// CPU_6507
module CPU_6507(
	output [12:0] addr_bus,
	output reg [7:0] d_out,
	input [7:0] d_in,
	output reg wenb,
	input clk,
	input rstb,
	input rdy
);
Size: about 100 flip-flops, ~33 I/O pins.
clock: 2.6 ns
lec_check: 0
abc_area: 1
cap_margin: 20
core_aspect_ratio: 0.5
core_margin: 2
core_utilization: 72
cts_cluster_diameter: 396
cts_cluster_size: 99
setup_slack_margin: 0.61
slew_margin: 20
tns_end_percent: 5
run.sh (not shown) runs the stock make flow with config.mk's settings and CLKGATE_MAP_FILE=.
The baseline never finished: it broke off in 3_5_place_dp on DPL-0033.
Edit:
- CORE_ASPECT_RATIO: 0.5 -> not set
- CTS_CLUSTER_DIAMETER: 396 -> 95
- CTS_CLUSTER_SIZE: 99 -> not set
- PLACE_DENSITY: not set -> 0.84
- SETUP_SLACK_MARGIN: 0.61 -> -0.31
- TNS_END_PERCENT: 5 -> not set
- clock period: 2.6 -> 4.22 ns (I/O delays scaled with it)
- This time the run aborted during 5_1_grt
- synthesized area is unchanged
- synthesized cell count stays the same
- die area falls slightly
Edit:
- ABC_AREA: 1 -> not set
- CORE_UTILIZATION: 72 -> 16
- CTS_CLUSTER_DIAMETER: 95 -> not set
- PLACE_DENSITY: 0.84 -> not set
- SETUP_SLACK_MARGIN: -0.31 -> not set
- clock period: 4.22 -> 9.02 ns (I/O delays scaled with it)
The changed run finished clean; die size increases to 4.5 times its value; area after synthesis climbs by 3.2%; synthesized cell count went down by about 11%.
Edit:
- CORE_UTILIZATION: 16 -> 61
- CTS_CLUSTER_DIAMETER: not set -> 166
- CTS_CLUSTER_SIZE: not set -> 100
- clock period: 9.02 -> 9.0 ns (I/O delays scaled with it)
What happened: Synthesized cell count stays the same; power increases by 2.7%; routed wire length drops by 2.1%; design area fell by 6.2%; global-route usage goes up by 39 points; worst setup slack loses 620 ps; via count rose by 6.5%; die area falls by 73%; synthesized area stays the same; clock power climbs by 11%.
Edit:
- ABC_AREA: not set -> 1
- CORE_UTILIZATION: 61 -> 59
- CTS_CLUSTER_DIAMETER: 166 -> not set
- clock period: 9.0 -> 6.73 ns (I/O delays scaled with it)
What happened:
- clock power rises by 26%
- combinational power climbs by 72%
- count of clock-buffer cells in the layout drops by 1
- non-clock buffer count rises by 14
- power rises by 57%
- synthesized cell count climbs by 13%
- utilization is lower by 0.82 points
- setup slack degrades by 180 ps
- sequential share of layout area went up by 0.18 points
Edit:
- ABC_AREA: 1 -> not set
- CORE_UTILIZATION: 59 -> 32
- CTS_CLUSTER_SIZE: 100 -> not set
- clock period: 6.73 -> 8.2 ns (I/O delays scaled with it)
Final cell count came out lower by 1.3%.
Global-route usage came out lower by 21 points.
Non-clock buffer count came out higher by 5.
Setup slack gains 470 ps.
Sequential power came out lower by 19%.
Sequential cell count stays the same.
Synthesized cell count came out lower by 11%.
Via count came out lower by 2.4%.
Worst hold slack gains 13 ps.
Wire length came out higher by 11%.
Power came out lower by 30%.

* * *

CPU_6507 again, from the RTL that the note above started with.
==> flow/config.mk <==
export PLATFORM = sky130hd
export DESIGN_NAME = CPU_6507
export DESIGN_NICKNAME = CPU_6507
export VERILOG_FILES = /design/flow/design.v
export SDC_FILE = /design/flow/constraint.sdc
export NUM_CORES = 4
export LEC_CHECK = 0
export ABC_AREA = 1
export CAP_MARGIN = 20
export CORE_MARGIN = 2
export CORE_UTILIZATION = 72
export CTS_CLUSTER_DIAMETER = 95
export CTS_CLUSTER_SIZE = 72
export PLACE_DENSITY_LB_ADDON = 0.01
export SETUP_SLACK_MARGIN = 1.27
export SLEW_MARGIN = 20
==> flow/constraint.sdc <==
create_clock -name core_clock -period 4.45 [get_ports {clk}]
set_input_delay 0.8900 -clock core_clock [delete_from_list [all_inputs] [get_ports {clk}]]
set_output_delay 0.8900 -clock core_clock [all_outputs]
set_load 0.01 [all_outputs]
The first run died in 5_1_grt (GRT-0116).
Next try:
==> flow/config.mk (replaced) <==
export PLATFORM = sky130hd
export DESIGN_NAME = CPU_6507
export DESIGN_NICKNAME = CPU_6507
export VERILOG_FILES = /design/flow/design.v
export SDC_FILE = /design/flow/constraint.sdc
export NUM_CORES = 4
export LEC_CHECK = 0
export CAP_MARGIN = 20
export CORE_MARGIN = 2
export CORE_UTILIZATION = 68
export SLEW_MARGIN = 20
==> flow/constraint.sdc (replaced) <==
create_clock -name core_clock -period 9.02 [get_ports {clk}]
set_input_delay 1.8040 -clock core_clock [delete_from_list [all_inputs] [get_ports {clk}]]
set_output_delay 1.8040 -clock core_clock [all_outputs]
set_load 0.01 [all_outputs]
After rerunning:
- With this change the flow finished with timing, DRC and antenna clean
- die size went up by 9.0%
- synthesized area rose by 3.2%
- synthesized cell count came out lower by 11%
Next try:
--- a/flow/config.mk
+++ b/flow/config.mk
@@ -8,4 +8,6 @@
 export CAP_MARGIN = 20
 export CORE_MARGIN = 2
-export CORE_UTILIZATION = 68
+export CORE_UTILIZATION = 40
+export PLACE_DENSITY_LB_ADDON = 0.25
 export SLEW_MARGIN = 20
+export TNS_END_PERCENT = 80
==> flow/constraint.sdc (replaced) <==
create_clock -name core_clock -period 9.0 [get_ports {clk}]
set_input_delay 1.8000 -clock core_clock [delete_from_list [all_inputs] [get_ports {clk}]]
set_output_delay 1.8000 -clock core_clock [all_outputs]
set_load 0.01 [all_outputs]
What happened:
- The changed run ran to the end with no violations
- design area climbs by 2.1%
- first-iteration DRC count drops by 34%
- global-route usage drops by 21 points
- wire length climbs by 9.2%
Next try:
==> flow/config.mk (replaced) <==
export PLATFORM = sky130hd
export DESIGN_NAME = CPU_6507
export DESIGN_NICKNAME = CPU_6507
export VERILOG_FILES = /design/flow/design.v
export SDC_FILE = /design/flow/constraint.sdc
export NUM_CORES = 4
export LEC_CHECK = 0
export ABC_AREA = 0
export CAP_MARGIN = 20
export CELL_PAD_IN_SITES_DETAIL_PLACEMENT = 2
export CORE_MARGIN = 9
export CORE_UTILIZATION = 40
export HOLD_SLACK_MARGIN = 0.05
export MAX_ROUTING_LAYER = met4
export SLEW_MARGIN = 40
export TNS_END_PERCENT = 10
After rerunning: Critical path depth stays the same; total power grows by 7.7%; worst setup slack improved by 0.11 ns; clock-buffer cell count shrinks by 1; final area grows by 0.56%; die area grows by 15%; maximum frequency grows by 1.3%; hold slack improved by 0.015 ns; via count grows by 8.2%; wire length grows by 21%.
Next try:
==> flow/config.mk (replaced) <==
export PLATFORM = sky130hd
export DESIGN_NAME = CPU_6507
export DESIGN_NICKNAME = CPU_6507
export VERILOG_FILES = /design/flow/design.v
export SDC_FILE = /design/flow/constraint.sdc
export NUM_CORES = 4
export LEC_CHECK = 0
export CAP_MARGIN = 20
export CORE_MARGIN = 2
export CORE_UTILIZATION = 40
export SETUP_SLACK_MARGIN = -0.78
export SLEW_MARGIN = 20
==> flow/constraint.sdc (replaced) <==
create_clock -name core_clock -period 8.2 [get_ports {clk}]
set_input_delay 1.6400 -clock core_clock [delete_from_list [all_inputs] [get_ports {clk}]]
set_output_delay 1.6400 -clock core_clock [all_outputs]
set_load 0.01 [all_outputs]
Result: The changed run passed the timing, DRC and antenna checks. Final cell count grows by 0.56%. Routed wire length is lower by about 16%. First-iteration DRC count decreases by about 8%. Global-route usage went down by 2.0 points. Setup slack loses 0.46 ns. Sequential share of layout area hardly moves. Hold slack degrades by 0.016 ns. Final area barely changes.
Power figures rest on the tool's default switching activity, not on a simulated workload.
